==> inputs of job 9408 <==
==> flow/design.v <==
`timescale 1ns / 1ps
module signalReceive(clk, rst, SCK, MOSI, byteReceived, dataByte, SSEL);
input clk;
input rst;
input SCK, SSEL, MOSI;
output byteReceived;
output [7:0] dataByte;
reg [2:0] bitcnt;
reg byte_received;   
reg [7:0] byte_data_received;
assign byteReceived = byte_received;
assign dataByte = byte_data_received;
reg [2:0] SCKr;  
reg [2:0] SSELr;  
reg [1:0] MOSIr; 
always @(posedge clk) 
begin
  if (rst)
    SCKr <= 3'b000;
  else
    SCKr <= {SCKr[1:0], SCK};
end
wire SCK_risingedge = (SCKr[2:1]==2'b01);   
wire SCK_fallingedge = (SCKr[2:1]==2'b10);   
always @(posedge clk) 
begin
  if (rst)
    SSELr <= 3'b111;
  else
    SSELr <= {SSELr[1:0], SSEL};
end
wire SSEL_active = ~SSELr[1];   
wire SSEL_startmessage = (SSELr[2:1]==2'b10);   
wire SSEL_endmessage = (SSELr[2:1]==2'b01);   
always @(posedge clk) 
begin
  MOSIr <= {MOSIr[0], MOSI};
end
wire MOSI_data = MOSIr[1];
always @(posedge clk)
begin
  if(rst)
  begin
    bitcnt <= 3'b000;
  end
  else if(~SSEL_active)
  begin
    bitcnt <= 3'b000;
  end
  else
  begin
    if(SCK_risingedge)
    begin
      bitcnt <= bitcnt + 3'b001;
      byte_data_received <= {byte_data_received[6:0], MOSI_data};
    end
  end
end
always @(posedge clk)
begin    
  if (rst)
    byte_received <= 1'b0;
  else
    byte_received <= SSEL_active && SCK_risingedge && (bitcnt==3'b111);
end 
endmodule
module sending(clk, rst, SCK, MISO, SSEL, data, signalReceived, byteSent);
input clk;
input rst;
input SCK;
output MISO;
input SSEL;
input [7:0] data;
input signalReceived;
output byteSent;
reg byte_sent;
assign byteSent = byte_sent;
reg [7:0] byte_data_sent;
reg byte_sent_2clk;
reg [2:0] cnt;
reg [2:0] SCKr;  
always @(posedge clk) 
begin
 if (rst)
   SCKr <= 3'b000;
 else
   SCKr <= {SCKr[1:0], SCK};
end
wire SCK_risingedge = (SCKr[2:1]==2'b01);   
wire SCK_fallingedge = (SCKr[2:1]==2'b10);   
reg [2:0] SSELr;  
always @(posedge clk) 
begin
  if (rst)
    SSELr <= 3'b111;
  else
    SSELr <= {SSELr[1:0], SSEL};
end
wire SSEL_active = ~SSELr[1];   
wire SSEL_startmessage = (SSELr[2:1]==2'b10);   
wire SSEL_endmessage = (SSELr[2:1]==2'b01);   
always @(posedge clk) 
begin
  if(rst)
  begin
    cnt <= 3'b000;
    byte_data_sent <= 8'h00;
  end
  else if(signalReceived)
  begin
    if(~SSEL_active) 
    begin
      cnt<=3'b000;   
    end
    else
    begin
      if(byte_sent_2clk)
      begin
        byte_data_sent <= data;
      end
      if(SCK_risingedge)
      begin
        cnt <= cnt + 3'b001;
        byte_data_sent <= {byte_data_sent[6:0], 1'b0};
      end
    end
  end
end
always @(posedge clk)
begin
  if(rst)
  begin
    byte_sent_2clk <= 1'b0;
    byte_sent <= 1'b0;
  end
  else if(signalReceived)
  begin
    if (byte_sent_2clk)
    begin
      byte_sent_2clk <= 1'b0;
    end
    if (byte_sent)
    begin
      byte_sent_2clk <= 1'b1;
      byte_sent <= SSEL_active && SCK_risingedge && (cnt==3'b111);
    end
    else
    begin
      byte_sent <= SSEL_active && SCK_risingedge && (cnt==3'b111);
    end
  end
end
assign MISO = byte_data_sent[7];   
endmodule
`timescale 1ns / 1ps
module signalProcess(clk, rst, SCK, MOSI, MISO, SSEL);
input clk;
input rst;
input SCK, SSEL, MOSI;
output MISO;
wire [7:0] dataByte;
wire [7:0] sendByte;
reg [7:0] compressedX [63:0];
reg [6:0] inputCounter;
wire byte_received;
reg signalReceived;
wire byteSent;
integer i;
integer j;
assign sendByte = compressedX[j[5:0]];
signalReceive srA(.clk(clk), .rst(rst), .SCK(SCK), .MOSI(MOSI), .byteReceived(byte_received), .dataByte(dataByte), .SSEL(SSEL));
always @(posedge clk)
begin 
  if(rst)
  begin
    i <= 0;
    inputCounter <= 7'b0000000;
  end
  else if(~signalReceived)
  begin
    if(byte_received)
    begin
      i <= i+1;
      inputCounter <= inputCounter + 7'b0000001; 
    end
  end
end
always @(posedge clk)
begin 
  if(~rst && ~signalReceived && byte_received && i >= 0 && i < 64)
    compressedX[i[5:0]] <= dataByte;
end
always @(posedge clk)
begin
  if(rst)
    signalReceived <= 1'b0;
  else
    signalReceived <= (inputCounter == 7'b1000000);
end
sending sB(.clk(clk), .rst(rst), .SCK(SCK), .MISO(MISO), .SSEL(SSEL), .data(sendByte), .signalReceived(signalReceived), .byteSent(byteSent));
always @(posedge clk)
begin
  if(rst)
    j <= -1;
  else if(signalReceived)
  begin
    if(byteSent)
    begin
      j <= j+1;
    end 
  end
end
endmodule
==> flow/run.sh <==
#!/bin/bash
# the make line also repeats each setting of config.mk as NAME=value (left out here)
make -C /OpenROAD-flow-scripts/flow DESIGN_CONFIG=/design/flow/config.mk WORK_HOME=/design/flow/orfs CLKGATE_MAP_FILE= finish
==> flow/config.mk <==
export PLATFORM = sky130hd
export DESIGN_NAME = signalProcess
export DESIGN_NICKNAME = signalProcess
export VERILOG_FILES = /design/flow/design.v
export SDC_FILE = /design/flow/constraint.sdc
export NUM_CORES = 4
export LEC_CHECK = 0
export CAP_MARGIN = 35
export CELL_PAD_IN_SITES_DETAIL_PLACEMENT = 0
export CORE_MARGIN = 6
export CORE_UTILIZATION = 40
export CTS_CLUSTER_SIZE = 35
export GPL_ROUTABILITY_DRIVEN = 0
export HOLD_SLACK_MARGIN = 0.2
export PLACE_DENSITY = 0.53
export SETUP_SLACK_MARGIN = 0.48
export SLEW_MARGIN = 20
==> flow/constraint.sdc <==
create_clock -name core_clock -period 4.96 [get_ports {clk}]
set_input_delay 0.9920 -clock core_clock [delete_from_list [all_inputs] [get_ports {clk}]]
set_output_delay 0.9920 -clock core_clock [all_outputs]
set_load 0.01 [all_outputs]
==> job 3227: changes against job 9408 <==
==> flow/config.mk (replaced) <==
export PLATFORM = sky130hd
export DESIGN_NAME = signalProcess
export DESIGN_NICKNAME = signalProcess
export VERILOG_FILES = /design/flow/design.v
export SDC_FILE = /design/flow/constraint.sdc
export NUM_CORES = 4
export LEC_CHECK = 0
export CAP_MARGIN = 25
export CELL_PAD_IN_SITES_GLOBAL_PLACEMENT = 0
export CORE_MARGIN = 2
export CORE_UTILIZATION = 72
export CTS_CLUSTER_DIAMETER = 89
export CTS_CLUSTER_SIZE = 17
export GPL_ROUTABILITY_DRIVEN = 1
export GPL_TIMING_DRIVEN = 1
export MIN_ROUTING_LAYER = met1
export PLACE_DENSITY_LB_ADDON = 0.25
export SETUP_SLACK_MARGIN = 0.47
export SLEW_MARGIN = 20
==> flow/constraint.sdc (replaced) <==
create_clock -name core_clock -period 2.55 [get_ports {clk}]
set_input_delay 0.5100 -clock core_clock [delete_from_list [all_inputs] [get_ports {clk}]]
set_output_delay 0.5100 -clock core_clock [all_outputs]
set_load 0.01 [all_outputs]
==> comparison table <==
Run status: job 9408 finished clean; job 3227 finished with violations
Violated checks: job 9408 -; job 3227 negative setup slack
Number of buffers inserted to repair setup after CTS: job 9408 0; job 3227 14
Number of placed instances, taps included: job 9408 2056; job 3227 1821
Well Taps: job 9408 765; job 3227 435
Fraction of power consumed by the clock network: job 9408 45.9%; job 3227 37.8%
Logic area: job 9408 5841 sq um; job 3227 6668 sq um
Data arrival time of the worst path: job 9408 3.76 ns; job 3227 3.11 ns
Area of the die: job 9408 64420 sq um; job 3227 33940 sq um
Horizontal die dimension: job 9408 253.8 um; job 3227 184.2 um
Worst endpoint required time: job 9408 5.46 ns; job 3227 2.95 ns
Diode insertion count for antenna repair: job 9408 1; job 3227 0
Core box area: job 9408 57700 sq um; job 3227 31800 sq um
Sum of negative setup slack: job 9408 0 ns; job 3227 -0.1634 ns
Highest clock frequency the design can meet: job 9408 0.3074 GHz; job 3227 0.3685 GHz
Power is estimated from default activity; no workload was simulated.
